==> flow/design.v (excerpt) <==
module clk_ctrl
(
	input				wire				clk_i					,
	input				wire				rstn_i				,	
	input				wire	[15:0]	freq						,
	output			reg				dds1_o					,
	output			reg				dds_o						
);
Size: about 7800 cells after synthesis, roughly 20 I/O pins, roughly 51000 µm² of cells after synthesis.
clock: 16.8 ns
lec_check: 0
abc_area: 1
cap_margin: 20
core_aspect_ratio: 0.5
core_margin: 2
core_utilization: 72
cts_cluster_diameter: 375
cts_cluster_size: 97
slew_margin: 20
tns_end_percent: 100
run.sh (not shown) runs the stock make flow with config.mk's settings and CLKGATE_MAP_FILE=.
The baseline ended with an error in 3_5_place_dp with DPL-0033.
Change:
Settings changed: CORE_ASPECT_RATIO 0.5 to default, CTS_CLUSTER_DIAMETER 375 to default, CTS_CLUSTER_SIZE 97 to 90, TNS_END_PERCENT 100 to default.
Clock period 16.8 ns to 57.4 ns, I/O delays scaled along.
The new run completed and failed the layout checks on negative setup slack.
Area after synthesis does not change.
Die size is about the same.
Synthesized cell count stays the same.
Change:
Settings changed: CTS_CLUSTER_DIAMETER from default to 375, CTS_CLUSTER_SIZE 90 to 97, TNS_END_PERCENT from default to 10.
Clock period 57.4 ns to 16.8 ns, I/O delays scaled along.
- Now the flow never finished: it broke off in 3_5_place_dp
- synthesized area is unchanged
- die size stays the same
- synthesized cell count is unchanged


clk_ctrl again, from the RTL that the note above started with.
clock: 109.0 ns
lec_check: 0
abc_area: 1
cap_margin: 35
core_aspect_ratio: 1.94
core_margin: 8
core_utilization: 40
cts_cluster_diameter: 396
cts_cluster_size: 62
gpl_routability_driven: 0
gpl_timing_driven: 1
place_density_lb_addon: 0.24
slew_margin: 10
tns_end_percent: 85
The baseline completed with no timing, DRC or antenna violations.
Rerun with:
==> flow/config.mk (replaced) <==
export PLATFORM = sky130hd
export DESIGN_NAME = clk_ctrl
export DESIGN_NICKNAME = clk_ctrl
export VERILOG_FILES = /design/flow/design.v
export SDC_FILE = /design/flow/constraint.sdc
export NUM_CORES = 4
export LEC_CHECK = 0
export CAP_MARGIN = 35
export CORE_MARGIN = 2
export CORE_UTILIZATION = 40
export GPL_ROUTABILITY_DRIVEN = 0
export GPL_TIMING_DRIVEN = 0
export SLEW_MARGIN = 10
==> flow/constraint.sdc (replaced) <==
create_clock -name core_clock -period 70.0 [get_ports {clk_i}]
set_input_delay 14.0000 -clock core_clock [delete_from_list [all_inputs] [get_ports {clk_i}]]
set_output_delay 14.0000 -clock core_clock [all_outputs]
set_load 0.01 [all_outputs]
The changed run finished with timing, DRC and antenna clean.
Cell count shrinks by 2.4%.
Setup slack got worse by 29 ns.
Count of clock-buffer cells in the layout shrinks by 2.
Worst hold slack improved by 0.078 ns.
Synthesized area grows by about 9%.
Rerun with:
--- a/flow/config.mk
+++ b/flow/config.mk
@@ -6,8 +6,13 @@
 export NUM_CORES = 4
 export LEC_CHECK = 0
-export CAP_MARGIN = 35
+export CAP_MARGIN = 20
+export CELL_PAD_IN_SITES_GLOBAL_PLACEMENT = 1
+export CORE_ASPECT_RATIO = 0.5
 export CORE_MARGIN = 2
-export CORE_UTILIZATION = 40
+export CORE_UTILIZATION = 59
+export CTS_CLUSTER_DIAMETER = 285
+export CTS_CLUSTER_SIZE = 98
 export GPL_ROUTABILITY_DRIVEN = 0
-export GPL_TIMING_DRIVEN = 0
-export SLEW_MARGIN = 10
+export PLACE_DENSITY = 0.35
+export SLEW_MARGIN = 20
+export TNS_END_PERCENT = 15
Wire length went down by 1.7%.
Global-route usage went up by 9.5 points.
Via count stays flat.
Final area went down by 6.5%.
Fmax went up by 0.98%.
Hold slack gets worse by 0.082 ns.
Setup slack gets better by 0.66 ns.
Rerun with:
==> flow/config.mk (replaced) <==
export PLATFORM = sky130hd
export DESIGN_NAME = clk_ctrl
export DESIGN_NICKNAME = clk_ctrl
export VERILOG_FILES = /design/flow/design.v
export SDC_FILE = /design/flow/constraint.sdc
export NUM_CORES = 4
export LEC_CHECK = 0
export CAP_MARGIN = 35
export CORE_MARGIN = 8
export CORE_UTILIZATION = 40
export CTS_CLUSTER_DIAMETER = 396
export CTS_CLUSTER_SIZE = 62
export GPL_ROUTABILITY_DRIVEN = 0
export GPL_TIMING_DRIVEN = 0
export SLEW_MARGIN = 10
Wire length rises by 2.5%.
Synthesized cell count is unchanged.
Die size rises by 56%.
Design area rises by 6.8%.
First-iteration DRC count falls by 22%.
Core utilization falls by 18 points.
Cell count rises by 9.9%.
Area after synthesis does not change.
Fmax falls by 0.64%.
Via count rises by 0.57%.
Worst hold slack improves by 0.078 ns.
